ember:
## SP_wocg
module SP_wocg(
	clk,
	rst_n,
	in_valid,
	in_data,
	in_mode,
	out_valid,
	out_data
);
input clk, rst_n, in_valid;
input [2:0] in_mode;
input [8:0] in_data;
output reg out_valid;
output reg [8:0] out_data;
genvar idx;
integer i;
localparam IDLE = 4'b0000;
localparam INV  = 4'b0001;
localparam MUL  = 4'b0010;
localparam SORT = 4'b0100;
localparam SUM  = 4'b1000;
reg [3:0] cur_state,next_state;
reg [4:0] cnt;
reg [2:0] cnt_data;
reg [8:0] data_temp;
reg [10:0] data_sum [0:5]; 
reg [2:0] mode_r;
wire idle_state = cur_state == IDLE;
wire inv_in_valid  = cur_state[0] && cnt < 6;
wire mul_in_valid  = cur_state[1] && cnt < 6;
wire sort_in_valid = cur_state[2] && cnt < 6;
wire sum_in_valid  = cur_state[3] && cnt < 6;
wire inv_out_valid,mul_out_valid,sort_out_valid;
wire [8:0] inv_out_data,mul_out_data,sort_out_data;
wire [8:0] sum_mod_out_w;   
wire inv_done  = cur_state[0] && cnt == 'd18;
wire mul_done  = cur_state[1] && cnt == 'd12;
wire sort_done = cur_state[2] && cnt == 'd11;
reg  sum_done ;
wire mode0_cnt_flag = cur_state[3] && mode_r == 'd0 && cnt == 'd5;
always @(posedge clk or negedge rst_n) begin
	if (!rst_n) begin
		cur_state <= IDLE;
	end
	else begin
		cur_state <= next_state;
	end
end
always @(*) begin
	case(cur_state)
		IDLE : next_state = in_valid  ? in_mode[0] ? INV : in_mode[1] ? MUL : in_mode[2] ? SORT : SUM : IDLE;
		INV  : next_state = inv_done  ? mode_r[1] ? MUL : mode_r[2] ? SORT : SUM : INV;
		MUL  : next_state = mul_done  ? mode_r[2] ? SORT : SUM : MUL;
  ...
For scale: ~6900 cells after synthesis, about 520 flip-flops, about 25 I/O pins, about 60000 um2 of cells after synthesis.
==> flow/config.mk <==
export PLATFORM = sky130hd
export DESIGN_NAME = SP_wocg
export DESIGN_NICKNAME = SP_wocg
export VERILOG_FILES = /design/flow/design.v
export SDC_FILE = /design/flow/constraint.sdc
export NUM_CORES = 4
export LEC_CHECK = 0
export CAP_MARGIN = 40
export CORE_MARGIN = 2
export CORE_UTILIZATION = 72
export CTS_CLUSTER_DIAMETER = 213
export CTS_CLUSTER_SIZE = 100
export SETUP_SLACK_MARGIN = 1.12
export SLEW_MARGIN = 20
export SYNTH_MEMORY_MAX_BITS = 16384
export TNS_END_PERCENT = 10
==> flow/constraint.sdc <==
create_clock -name core_clock -period 4.76 [get_ports {clk}]
set_input_delay 0.9520 -clock core_clock [delete_from_list [all_inputs] [get_ports {clk}]]
set_output_delay 0.9520 -clock core_clock [all_outputs]
set_load 0.01 [all_outputs]
run.sh (not shown) runs the stock make flow with config.mk's settings and CLKGATE_MAP_FILE=.
Status: ember FAILED at global routing (tool error)
Inputs modified between ember and tundra:
==> flow/config.mk <==
export PLATFORM = sky130hd
export DESIGN_NAME = SP_wocg
export DESIGN_NICKNAME = SP_wocg
export VERILOG_FILES = /design/flow/design.v
export SDC_FILE = /design/flow/constraint.sdc
export NUM_CORES = 4
export LEC_CHECK = 0
export CAP_MARGIN = 20
export CORE_MARGIN = 2
export CORE_UTILIZATION = 40
export SLEW_MARGIN = 20
export SYNTH_MEMORY_MAX_BITS = 16384
==> flow/constraint.sdc <==
create_clock -name core_clock -period 8.0 [get_ports {clk}]
set_input_delay 1.6000 -clock core_clock [delete_from_list [all_inputs] [get_ports {clk}]]
set_output_delay 1.6000 -clock core_clock [all_outputs]
set_load 0.01 [all_outputs]
Notes after the runs:
tundra | stages: all done | timing, DRC, antenna: all pass. Taking tundra as 1.0, ember lands at 1.11 on final estimated routing congestion in global placement. In the tables for ember and tundra, number of core rows reads higher with tundra. Compared with ember, tundra shows a chip width that is about 34% higher. Re yosys-reported design area after synthesis: no difference whatsoever between ember and tundra. tundra against ember: number of buffers inserted by post-CTS setup repair went down 150, die size went up about 80%. tundra vs. ember: number of cells after detailed placement lost about 6%, number of H-tree levels now sits higher. From ember to tundra, share of synthesized cell area in full adder, half adder and majority cells did not move at all.
Edits applied to the flow inputs when going from tundra to amber:
-- flow/config.mk --
<<< tundra, line 8
export CAP_MARGIN = 20
export CORE_MARGIN = 2
export CORE_UTILIZATION = 40
export SLEW_MARGIN = 20
export SYNTH_MEMORY_MAX_BITS = 16384
>>> amber, line 8
export CAP_MARGIN = 20
export CORE_MARGIN = 2
export CORE_UTILIZATION = 70
export SLEW_MARGIN = 20
export SYNTH_MEMORY_MAX_BITS = 16384
==> flow/constraint.sdc <==
create_clock -name core_clock -period 6.3 [get_ports {clk}]
set_input_delay 1.2600 -clock core_clock [delete_from_list [all_inputs] [get_ports {clk}]]
set_output_delay 1.2600 -clock core_clock [all_outputs]
set_load 0.01 [all_outputs]
==> comparison <==
Summary of amber over tundra: final design utilization increased by 33 points relative to the old numbers; worst hold slack decreased by 13 ps relative to the old numbers; fraction of the core area occupied by cells at floorplan increased 30 points. Wire length: amber vs tundra down 4.6%. Comparing the two runs side by side, amber comes out ahead of tundra on global-route wire length before repair. In the metrics for amber and tundra, the one carrying the higher layout buffering overhead excluding clock cells is amber. amber: final critical-path share of the clock period 5.5 points above tundra. Run comparison: tundra top layer reached by signal wires met5; amber top layer reached by signal wires met4. amber ended up with a lower number of standard cells in the final layout excluding fillers than tundra did. Of the two candidates, tundra has the worse maximum frequency and amber the better one.
> inputs changed (amber -> sierra)
==> flow/config.mk <==
export PLATFORM = sky130hd
export DESIGN_NAME = SP_wocg
export DESIGN_NICKNAME = SP_wocg
export VERILOG_FILES = /design/flow/design.v
export SDC_FILE = /design/flow/constraint.sdc
export NUM_CORES = 4
export LEC_CHECK = 0
export ABC_AREA = 1
export CAP_MARGIN = 20
export CORE_MARGIN = 2
export CORE_UTILIZATION = 72
export SLEW_MARGIN = 20
export SYNTH_MEMORY_MAX_BITS = 16384
==> flow/constraint.sdc <==
create_clock -name core_clock -period 5.25 [get_ports {clk}]
set_input_delay 1.0500 -clock core_clock [delete_from_list [all_inputs] [get_ports {clk}]]
set_output_delay 1.0500 -clock core_clock [all_outputs]
set_load 0.01 [all_outputs]
==> results <==
- sierra: aborted in global routing (tool error)
- On adder and majority cell fraction of the synthesized area, amber tracks sierra almost exactly.
- Relative to amber, sierra degrades HPWL reported at the end of detailed placement.
- | synthesized cell count | sierra vs amber | about 23% higher |
- Measured against each other, amber and sierra differ in per-instance average area after synthesis, the lower figure coming from sierra.
- The run showing the greater post-cts sizing count is sierra.
- sierra vs. amber: number of placed instances with taps included now sits higher; area of the synthesized netlist per yosys stat now sits higher; placed instance area now sits higher.
- When sierra is measured against amber, its width of the chip turns out 1.1% lower.

* * *

Starting RTL as in the previous note.
==> flow/design.v (excerpt) <==
module SP_wocg(
	clk,
	rst_n,
	in_valid,
	in_data,
	in_mode,
	out_valid,
	out_data
);
input clk, rst_n, in_valid;
input [2:0] in_mode;
input [8:0] in_data;
output reg out_valid;
output reg [8:0] out_data;
genvar idx;
integer i;
localparam IDLE = 4'b0000;
localparam INV  = 4'b0001;
localparam MUL  = 4'b0010;
localparam SORT = 4'b0100;
localparam SUM  = 4'b1000;
reg [3:0] cur_state,next_state;
reg [4:0] cnt;
reg [2:0] cnt_data;
reg [8:0] data_temp;
reg [10:0] data_sum [0:5]; 
reg [2:0] mode_r;
wire idle_state = cur_state == IDLE;
wire inv_in_valid  = cur_state[0] && cnt < 6;
wire mul_in_valid  = cur_state[1] && cnt < 6;
wire sort_in_valid = cur_state[2] && cnt < 6;
wire sum_in_valid  = cur_state[3] && cnt < 6;
wire inv_out_valid,mul_out_valid,sort_out_valid;
wire [8:0] inv_out_data,mul_out_data,sort_out_data;
wire [8:0] sum_mod_out_w;   
wire inv_done  = cur_state[0] && cnt == 'd18;
wire mul_done  = cur_state[1] && cnt == 'd12;
wire sort_done = cur_state[2] && cnt == 'd11;
reg  sum_done ;
wire mode0_cnt_flag = cur_state[3] && mode_r == 'd0 && cnt == 'd5;
always @(posedge clk or negedge rst_n) begin
	if (!rst_n) begin
		cur_state <= IDLE;
	end
	else begin
		cur_state <= next_state;
	end
end
  ...
Settings: LEC_CHECK=0, ABC_AREA=1, CAP_MARGIN=20, CORE_MARGIN=9, CORE_UTILIZATION=21, CTS_CLUSTER_SIZE=57, PLACE_DENSITY=0.67, SETUP_SLACK_MARGIN=0.71, SLEW_MARGIN=20, SYNTH_MEMORY_MAX_BITS=16384, TNS_END_PERCENT=5; clock period 9.97 ns.
Edit:
- ABC_AREA: 1 -> unset
- CORE_MARGIN: 9 -> 2
- CORE_UTILIZATION: 21 -> 11
- CTS_CLUSTER_SIZE: 57 -> unset
- PLACE_DENSITY: 0.67 -> unset
- SETUP_SLACK_MARGIN: 0.71 -> unset
- TNS_END_PERCENT: 5 -> unset
- clock period: 9.97 -> 9.77 ns (I/O delays scaled with it)
After rerunning: The new run went through all stages and came out clean; design area increases by a few percent; clock-buffer cell count came out lower by 4; setup slack got worse by 0.75 ns; wire length went up by a little under a tenth; critical path depth drops by 11; global-route usage falls by 4.4 points; first-iteration DRC count grows by roughly a tenth.
Edit:
- ABC_AREA: unset -> 1
- CORE_UTILIZATION: 11 -> 70
- CTS_CLUSTER_SIZE: unset -> 72
- clock period: 9.77 -> 5.29 ns (I/O delays scaled with it)
The new run never finished: it broke off in global routing with GRT-0232.
Synthesized area rose by 0.56%.
Synthesized cell count rose by 23%.
Die area fell by 84%.
Edit:
- CORE_UTILIZATION: 70 -> 64
- CTS_CLUSTER_SIZE: 72 -> unset
- SETUP_SLACK_MARGIN: unset -> -0.37
- clock period: 5.29 -> 5.76 ns (I/O delays scaled with it)
After rerunning:
- This time the run finished but fails on negative setup slack
- area after synthesis stays the same
- die area came out higher by 9.2%
- synthesized cell count does not change
Edit:
- CORE_UTILIZATION: 64 -> 72
- CTS_CLUSTER_DIAMETER: unset -> 225
- SETUP_SLACK_MARGIN: -0.37 -> unset
- clock period: 5.76 -> 2.68 ns (I/O delays scaled with it)
This time the run stopped in clock tree synthesis on DPL-0038.
Area after synthesis stays the same.
Die area went down by roughly a tenth.
Synthesized cell count does not change.
